==> flow/design.v (excerpt) <==
module updateNeuron
(
	input						clk				,
	input						rst_n			,
	input						i_run			,
	input						i_init			,
	input						i_s_lern		,
	input						i_s_infr		,
	input signed 	[24:0]  	exc_current		,
	input signed 	[24:0]  	inh_current		,
	output 						o_s_init		,
	output						o_spike			,
	output						o_valid			,
	output			[4:0]		o_neuron_idx	,
	output			[49:0]		d_c				,
	output			[4:0]		addr_c			,
	output						ce_c			,
	output						we_c			,
	input			[49:0]		q_c				,
	output			[54:0]		d_m				,
	output			[4:0]		addr_m			,
	output						ce_m			,
	output						we_m			,
	input			[54:0]		q_m
);
Size: about 5700 cells after synthesis, about 580 flip-flops, about 290 I/O pins.
Settings: LEC_CHECK=0, CAP_MARGIN=20, CORE_MARGIN=2, CORE_UTILIZATION=40, SETUP_SLACK_MARGIN=-0.4, SLEW_MARGIN=20; clock period 6.89 ns.
run.sh (not shown) runs the stock make flow with config.mk's settings and CLKGATE_MAP_FILE=.
The baseline completed and failed the layout checks on negative setup slack.
Next try:
CORE_UTILIZATION = 61   (was 40)
SETUP_SLACK_MARGIN = 1.22   (was -0.4)
clock period = 4.8 ns   (was 6.89 ns; I/O delays follow)
Outcome: The changed run reached the layout checks and failed them: negative setup slack; non-clock buffer count rose by 427; design area came out higher by 8.1%; global-route usage climbs by 13 points; count of clock-buffer cells in the layout went up by 8; sequential cell count is unchanged; critical path depth rose by 3.
Next try:
ABC_AREA = 1   (was not set)
CAP_MARGIN = 0   (was 20)
CORE_UTILIZATION = 56   (was 61)
CTS_CLUSTER_DIAMETER = 335   (was not set)
GPL_TIMING_DRIVEN = 1   (was not set)
SETUP_SLACK_MARGIN = not set   (was 1.22)
clock period = 4.63 ns   (was 4.8 ns; I/O delays follow)
=> The new run finished with negative setup slack left. Sequential power grows by 24%. Worst hold slack is worse by 0.13 ns. Wire length grows by 14%.
Next try:
ABC_AREA = not set   (was 1)
CAP_MARGIN = 20   (was 0)
CORE_UTILIZATION = 72   (was 56)
CTS_CLUSTER_DIAMETER = not set   (was 335)
GPL_TIMING_DRIVEN = not set   (was 1)
PLACE_DENSITY_LB_ADDON = 0.0   (was not set)
clock period = 3.86 ns   (was 4.63 ns; I/O delays follow)
What happened: Now the flow aborted during global routing (5_1_grt) (GRT-0232). Die area drops by 28%. Area after synthesis drops by 7.6%. Synthesized cell count drops by 27%.

---

build 18:
updateNeuron again, from the RTL that the note above started with.
make LEC_CHECK=0 CAP_MARGIN=20 CORE_MARGIN=2 CORE_UTILIZATION=72 CTS_CLUSTER_SIZE=42 HOLD_SLACK_MARGIN=0.29 PLACE_DENSITY_LB_ADDON=0.0 SETUP_SLACK_MARGIN=-0.33 SLEW_MARGIN=20 finish   # period 3.57 ns
The flow ended early for build 18: it failed with a tool error in 5_1_grt.
## Diff of input files: build 38 against build 18
- SETUP_SLACK_MARGIN no longer set, was -0.33
- CTS_CLUSTER_SIZE no longer set, was 42
- HOLD_SLACK_MARGIN no longer set, was 0.29
- PLACE_DENSITY_LB_ADDON no longer set, was 0.0
- CORE_UTILIZATION now 63, was 72
- the clock period (ns, I/O delays scaled along) now 6.89, was 3.57
Notes after the runs:
Build 38 did not stop at any stage, and its layout met the timing, design-rule and antenna checks.
Build 18 → build 38: chip area in the Yosys report was more or less identical, final weighted congestion of routability-driven global placement went down, number of cell rows shows an increase of 7.
Across both runs, post-CTS setup-driven buffer insertion count was lower for build 38 than for build 18.
| placeable core area | build 38 vs build 18 | 14% higher |
For cell area reported after detailed placement, dividing the value from build 38 by the value from build 18 gives 0.912.
> inputs changed (build 38 -> build 44)
- changing CAP_MARGIN from 20 to 5
- setting CTS_CLUSTER_SIZE to 40 for the first time
- changing CORE_UTILIZATION from 63 to 72
- changing the clock period (ns, I/O delays scaled along) from 6.89 to 5.76
[summary]
- Compared with build 38, in build 44 row count lower, final clock period utilization by the worst path went up.
- Build 44 — critical path arrival 0.24 ns lower, build 38 as reference
- Side by side, synthesis-to-finish area growth turned out higher in build 44 than in build 38.
- Build 38 vs build 44, startpoint of the most critical setup path: mult_2_in_2[10] vs mult_2_in_2[0]
- The setup slack in build 44 sits 0.87 ns below the value recorded for build 38.
- Setup slack after placement in build 44 is 0.65 ns below build 38.
- [flow] build 44 | stages: complete | final checks: fail | reason: setup timing
- [build 44 vs build 38] final layout net count: higher in build 44
- Lower global-route wire length before repair was reported by build 38, not build 44.
- Path length in cells of the critical path | build 44 above build 38
### build 44 -> build 98
- CORE_UTILIZATION changed from 72 to 62
- CTS_CLUSTER_SIZE removed (was 40)
- CAP_MARGIN changed from 5 to 20
- PLACE_DENSITY newly set to 0.37
- the clock period (ns, I/O delays scaled along) changed from 5.76 to 7.01
Notes after the runs:
- Build 98 went all the way through synthesis, placement and routing and the layout is clean on timing, DRC and antenna.
- Slowest library cell on the worst path = sky130_fd_sc_hd__fa_1: build 44; slowest library cell on the worst path = sky130_fd_sc_hd__dfrtp_1: build 98
- Die: build 98 bigger than build 44
- Build 44 vs build 98, first element of the critical path: mult_2_in_2[0] vs mult_1_in_1[8]
- Delta (build 98 minus build 44): instance tally after logic synthesis roughly the same; achievable clock frequency dropped about 5%; growth of design area from synthesis to finish now smaller; netlist area before placement saw little to no change.
Relative to build 98, the following input files were edited for build 84:
- removing PLACE_DENSITY (formerly 0.37)
- changing CORE_UTILIZATION from 62 to 60
- setting SETUP_SLACK_MARGIN to 1.39 for the first time
- changing the clock period (ns, I/O delays scaled along) from 7.01 to 5.28
Notes after the runs:
- In build 84 the implementation completed, yet the final layout does not meet the checks, the culprit being setup timing.
- Build 98 was carried through to the last stage, and its layout satisfied the timing, design-rule and antenna checks.
- On static leakage power, the higher figure sits with build 84, not build 98.
- Number of inserted diodes: higher on build 84
- Diff build 98 -> build 84: power per standard cell area increased about 35%, placer congestion estimate increased 2.9%, design area increased 9.9%.
- Any difference in switching fraction of total power between build 98 and build 84 is small enough to ignore.
- Note that the clock distribution power recorded for build 84 amounts to 1.5 times the value seen in build 98.
- On total power of the final layout, build 98 beats build 84.
- Relative to build 98, wire length of the first global-routing pass increased by 3.6% in build 84.
- Against build 98, count of cells along the worst register-to-register path in build 84 rose by a little under 10%.
- Row signed area change from the synthesized netlist to the final layout: build 84 higher / build 98 lower
No activity file was given, so power comes from the tool's default toggle rates.
